Design muldiv, start of the top module:
module muldiv#(parameter XLEN = 32)
(
    input                   clk_i,
    input                   rst_i,
    input  [XLEN-1 : 0]     a_i,
    input  [XLEN-1 : 0]     b_i,
    input                   req_i,
    input  [ 2 : 0]         operation_sel_i,
    output reg [XLEN-1 : 0] muldiv_result_o,
    output reg              ready_o
);
function [XLEN-1 : 0] abs;
    input [XLEN-1 : 0] num;
    abs = num[XLEN-1] ? -num : num;
endfunction
wire operation_mul, operation_mulh, operation_mulhsu, operation_mulhu,
     operation_div, operation_divu, operation_rem, operation_remu;
assign operation_mul = (operation_sel_i == 3'b000);
assign operation_mulh = (operation_sel_i == 3'b001);
assign operation_mulhsu = (operation_sel_i == 3'b010);
assign operation_mulhu = (operation_sel_i == 3'b011);
assign operation_div = (operation_sel_i == 3'b100);
assign operation_divu = (operation_sel_i == 3'b101);
assign operation_rem = (operation_sel_i == 3'b110);
assign operation_remu = (operation_sel_i == 3'b111);
  ...
Size: about 400 flip-flops, about 100 I/O pins, ~0.056 mm2 of cells after synthesis.
clock: 7.93 ns
lec_check: 0
cap_margin: 10
cell_pad_in_sites_global_placement: 0
core_margin: 2
core_utilization: 72
cts_cluster_size: 31
place_density: 0.78
setup_slack_margin: 1.18
slew_margin: 20
tns_end_percent: 70
run.sh (not shown) runs the stock make flow with config.mk's settings and CLKGATE_MAP_FILE=.
The baseline ran to the end with violations: negative setup slack.
Edit:
CAP_MARGIN = 20   (was 10)
CELL_PAD_IN_SITES_GLOBAL_PLACEMENT = unset   (was 0)
CORE_UTILIZATION = 26   (was 72)
CTS_CLUSTER_SIZE = unset   (was 31)
PLACE_DENSITY = 0.6   (was 0.78)
SETUP_SLACK_MARGIN = unset   (was 1.18)
TNS_END_PERCENT = unset   (was 70)
clock period = 10.9 ns   (was 7.93 ns; I/O delays follow)
Result:
- This time the run passed the timing, DRC and antenna checks
- synthesized area does not change
- worst setup slack improves by 2200 ps
- clock-buffer cell count grows by 6
- hold slack gains 17 ps
- global-route usage goes down by 28 points
Edit:
CORE_UTILIZATION = 65   (was 26)
PLACE_DENSITY = unset   (was 0.6)
clock period = 6.95 ns   (was 10.9 ns; I/O delays follow)
Effect:
- The new run completed, yet does not pass: negative setup slack
- routed wire length goes down by 5.2%
- setup slack gets worse by 2700 ps

---

Starting RTL as in the previous note.
==> flow/config.mk <==
export PLATFORM = sky130hd
export DESIGN_NAME = muldiv
export DESIGN_NICKNAME = muldiv
export VERILOG_FILES = /design/flow/design.v
export SDC_FILE = /design/flow/constraint.sdc
export NUM_CORES = 4
export LEC_CHECK = 0
export ABC_AREA = 1
export CAP_MARGIN = 10
export CELL_PAD_IN_SITES_DETAIL_PLACEMENT = 0
export CELL_PAD_IN_SITES_GLOBAL_PLACEMENT = 0
export CORE_ASPECT_RATIO = 0.65
export CORE_MARGIN = 9
export CORE_UTILIZATION = 23
export CTS_CLUSTER_SIZE = 93
export GPL_ROUTABILITY_DRIVEN = 0
export GPL_TIMING_DRIVEN = 0
export HOLD_SLACK_MARGIN = 0.03
export MIN_ROUTING_LAYER = met2
export PLACE_DENSITY = 0.78
export SETUP_SLACK_MARGIN = -0.15
export SLEW_MARGIN = 20
export TNS_END_PERCENT = 30
==> flow/constraint.sdc <==
create_clock -name core_clock -period 5.83 [get_ports {clk_i}]
set_input_delay 1.1660 -clock core_clock [delete_from_list [all_inputs] [get_ports {clk_i}]]
set_output_delay 1.1660 -clock core_clock [all_outputs]
set_load 0.01 [all_outputs]
The first run stopped in global routing with GRT-0116.
Edit:
- ABC_AREA: 1 -> default
- CAP_MARGIN: 10 -> 5
- CELL_PAD_IN_SITES_DETAIL_PLACEMENT: 0 -> default
- CELL_PAD_IN_SITES_GLOBAL_PLACEMENT: 0 -> default
- CORE_ASPECT_RATIO: 0.65 -> default
- CORE_MARGIN: 9 -> 2
- CORE_UTILIZATION: 23 -> 72
- CTS_CLUSTER_SIZE: 93 -> default
- GPL_ROUTABILITY_DRIVEN: 0 -> default
- GPL_TIMING_DRIVEN: 0 -> default
- HOLD_SLACK_MARGIN: 0.03 -> default
- MIN_ROUTING_LAYER: met2 -> default
- PLACE_DENSITY: 0.78 -> 0.6
- SETUP_SLACK_MARGIN: -0.15 -> 1.07
- TNS_END_PERCENT: 30 -> default
- clock period: 5.83 -> 6.94 ns (I/O delays scaled with it)
With this change the flow produced a layout that fails on negative setup slack.
Synthesized area is lower by 7.0%.
Die size came out lower by 72%.
Synthesized cell count decreases by 26%.
Edit:
- CAP_MARGIN: 5 -> 20
- CORE_UTILIZATION: 72 -> 40
- SETUP_SLACK_MARGIN: 1.07 -> default
- clock period: 6.94 -> 8.33 ns (I/O delays scaled with it)
With this change the flow produced a clean layout.
Via count shrinks by about 9%.
Hold slack improved by 0.025 ns.
Synthesized cell count stays the same.
Fmax fell by about 5%.
Edit:
- ABC_AREA: default -> 1
- CORE_UTILIZATION: 40 -> 72
- CTS_CLUSTER_SIZE: default -> 88
- PLACE_DENSITY: 0.6 -> 0.78
- SETUP_SLACK_MARGIN: default -> -0.46
- clock period: 8.33 -> 6.57 ns (I/O delays scaled with it)
Effect: The new run failed in global routing, error GRT-0116. Synthesized cell count rose by 35%. Die size falls by 40%. Synthesized area climbs by 7.5%.

---

Setup of build 70:
muldiv again, from the RTL that the note above started with.
Settings: LEC_CHECK=0, CAP_MARGIN=20, CORE_MARGIN=2, CORE_UTILIZATION=40, GPL_ROUTABILITY_DRIVEN=0, SLEW_MARGIN=20; clock period 10.8 ns.
Build 70: all stages complete, timing, DRC and antenna checks passed
Setup changes, build 70 to build 1
- PLACE_DENSITY now 0.6, previously not set
- GPL_ROUTABILITY_DRIVEN no longer set, was 0
- the clock period (ns, I/O delays scaled along) now 8.5, was 10.8
- Diff build 70 -> build 1 | wire length | down slightly
- Of build 1 and build 70, build 70 shows the lower relative slew slack, with build 1 above it.
- Taking build 70 as the reference, in build 1 biggest fanout along the worst timing path has decreased.
- Build 1 against build 70; area of all placed cells without fillers is up slightly.
- On global-route wire length before repair, build 70 beats build 1.
- Worst hold slack across all endpoints for build 1: 0.0092 ns up relative to build 70
Edits applied to the flow inputs when going from build 1 to build 68:
- putting ABC_AREA at 1 where nothing was set
- swapping 40 for 72 in CORE_UTILIZATION
- putting CTS_CLUSTER_DIAMETER at 333 where nothing was set
- swapping 0.6 for 0.4 in PLACE_DENSITY
- putting CTS_CLUSTER_SIZE at 98 where nothing was set
- swapping 8.5 for 3.85 in the clock period (ns, I/O delays scaled along)
==> comparison <==
The log for build 68 ends in global routing (5_1_grt) with error GRT-0116, so the run never completed.
Build 68 against build 1: buffer levels on the longest clock path level; area of the chip moved down; synthesized cell count moved up.
What build 94 does differently from build 68 at the input level:
- removing CTS_CLUSTER_SIZE (formerly 98)
- removing CTS_CLUSTER_DIAMETER (formerly 333)
- changing CORE_UTILIZATION from 72 to 40
- changing PLACE_DENSITY from 0.4 to 0.6
- removing ABC_AREA (formerly 1)
- changing the clock period (ns, I/O delays scaled along) from 3.85 to 4.97
--- outcome ---
Seen in the log of build 68: GRT-0116 during global routing (5_1_grt), after which the run never completed. The flow completed for build 94, but it is not clean: the layout still shows negative setup slack. Compared with build 68, build 94 shows a higher floorplan die width. In the flow results for build 94 and build 68, the average cell area after synthesis is larger on build 94. Synthesized cell count was higher in the run labelled build 68. Taking build 68 over build 94, the Yosys chip area ratio works out to 1.07. Sort build 94 and build 68 by share of synthesized cell area in and, or, nand and nor gates asc -> top: build 94.
Here is what was changed in the inputs of build 79 compared with build 94.
- an added SETUP_SLACK_MARGIN of 1.07
- an added PLACE_DENSITY_LB_ADDON of 0.28
- a deleted PLACE_DENSITY that had been 0.6
- a change of CAP_MARGIN from 20 to 40
- a change of CORE_UTILIZATION from 40 to 72
- a change of the clock period (ns, I/O delays scaled along) from 4.97 to 6.94
- As far as number of distinct library cells after synthesis goes, build 94 and build 79 are indistinguishable; the numbers are identical.
- On build 79: number of antenna violations at the first check in global routing is 11 higher than what build 94 gave.
- Between build 79 and build 94, it is build 79 whose total die area is lower, by 44%.
- | worst path arrival time | higher: build 79 |
- The largest net degree at the start of global routing of build 79 falls short of that of build 94 by about 7%.
- What build 79 reported for x dimension of the die has to be multiplied by 1.3 to get the figure for build 94.
- Measured against each other, build 94 and build 79 differ in setup total negative slack, the lower figure coming from build 94.
- Build 79: flow complete, layout not clean; failing: negative setup slack
- Worst setup slack in build 79 is 1.93 ns higher than in build 94
- Build 79 vs build 94 — detailed-route wire length rose about 2.3%.
Inputs modified between build 79 and build 73:
- TNS_END_PERCENT newly set to 5
- CTS_CLUSTER_SIZE newly set to 98
- PLACE_DENSITY newly set to 0.6
- SETUP_SLACK_MARGIN removed (was 1.07)
- ABC_AREA newly set to 1
- PLACE_DENSITY_LB_ADDON removed (was 0.28)
- CAP_MARGIN changed from 40 to 20
- the clock period (ns, I/O delays scaled along) changed from 6.94 to 5.0
## What came out
Build 73 does worse than build 79 on die size.
Looking at HPWL after detailed placement across both flows, build 73 is the weaker of the two, with build 79 ahead.
Per the comparison of build 73 with build 79, worst slack at placement went down by 1.43 ns, area of the placeable core went up by 7.7%, global placer's final weighted congestion went up by 5.7%.
Of build 79 and build 73, only build 73 never reached the final stage.
Build 73 did not finish: a tool error stopped it during global routing (5_1_grt).
Compared with build 79, build 73 shows a vertical die dimension that is 10 µm higher.
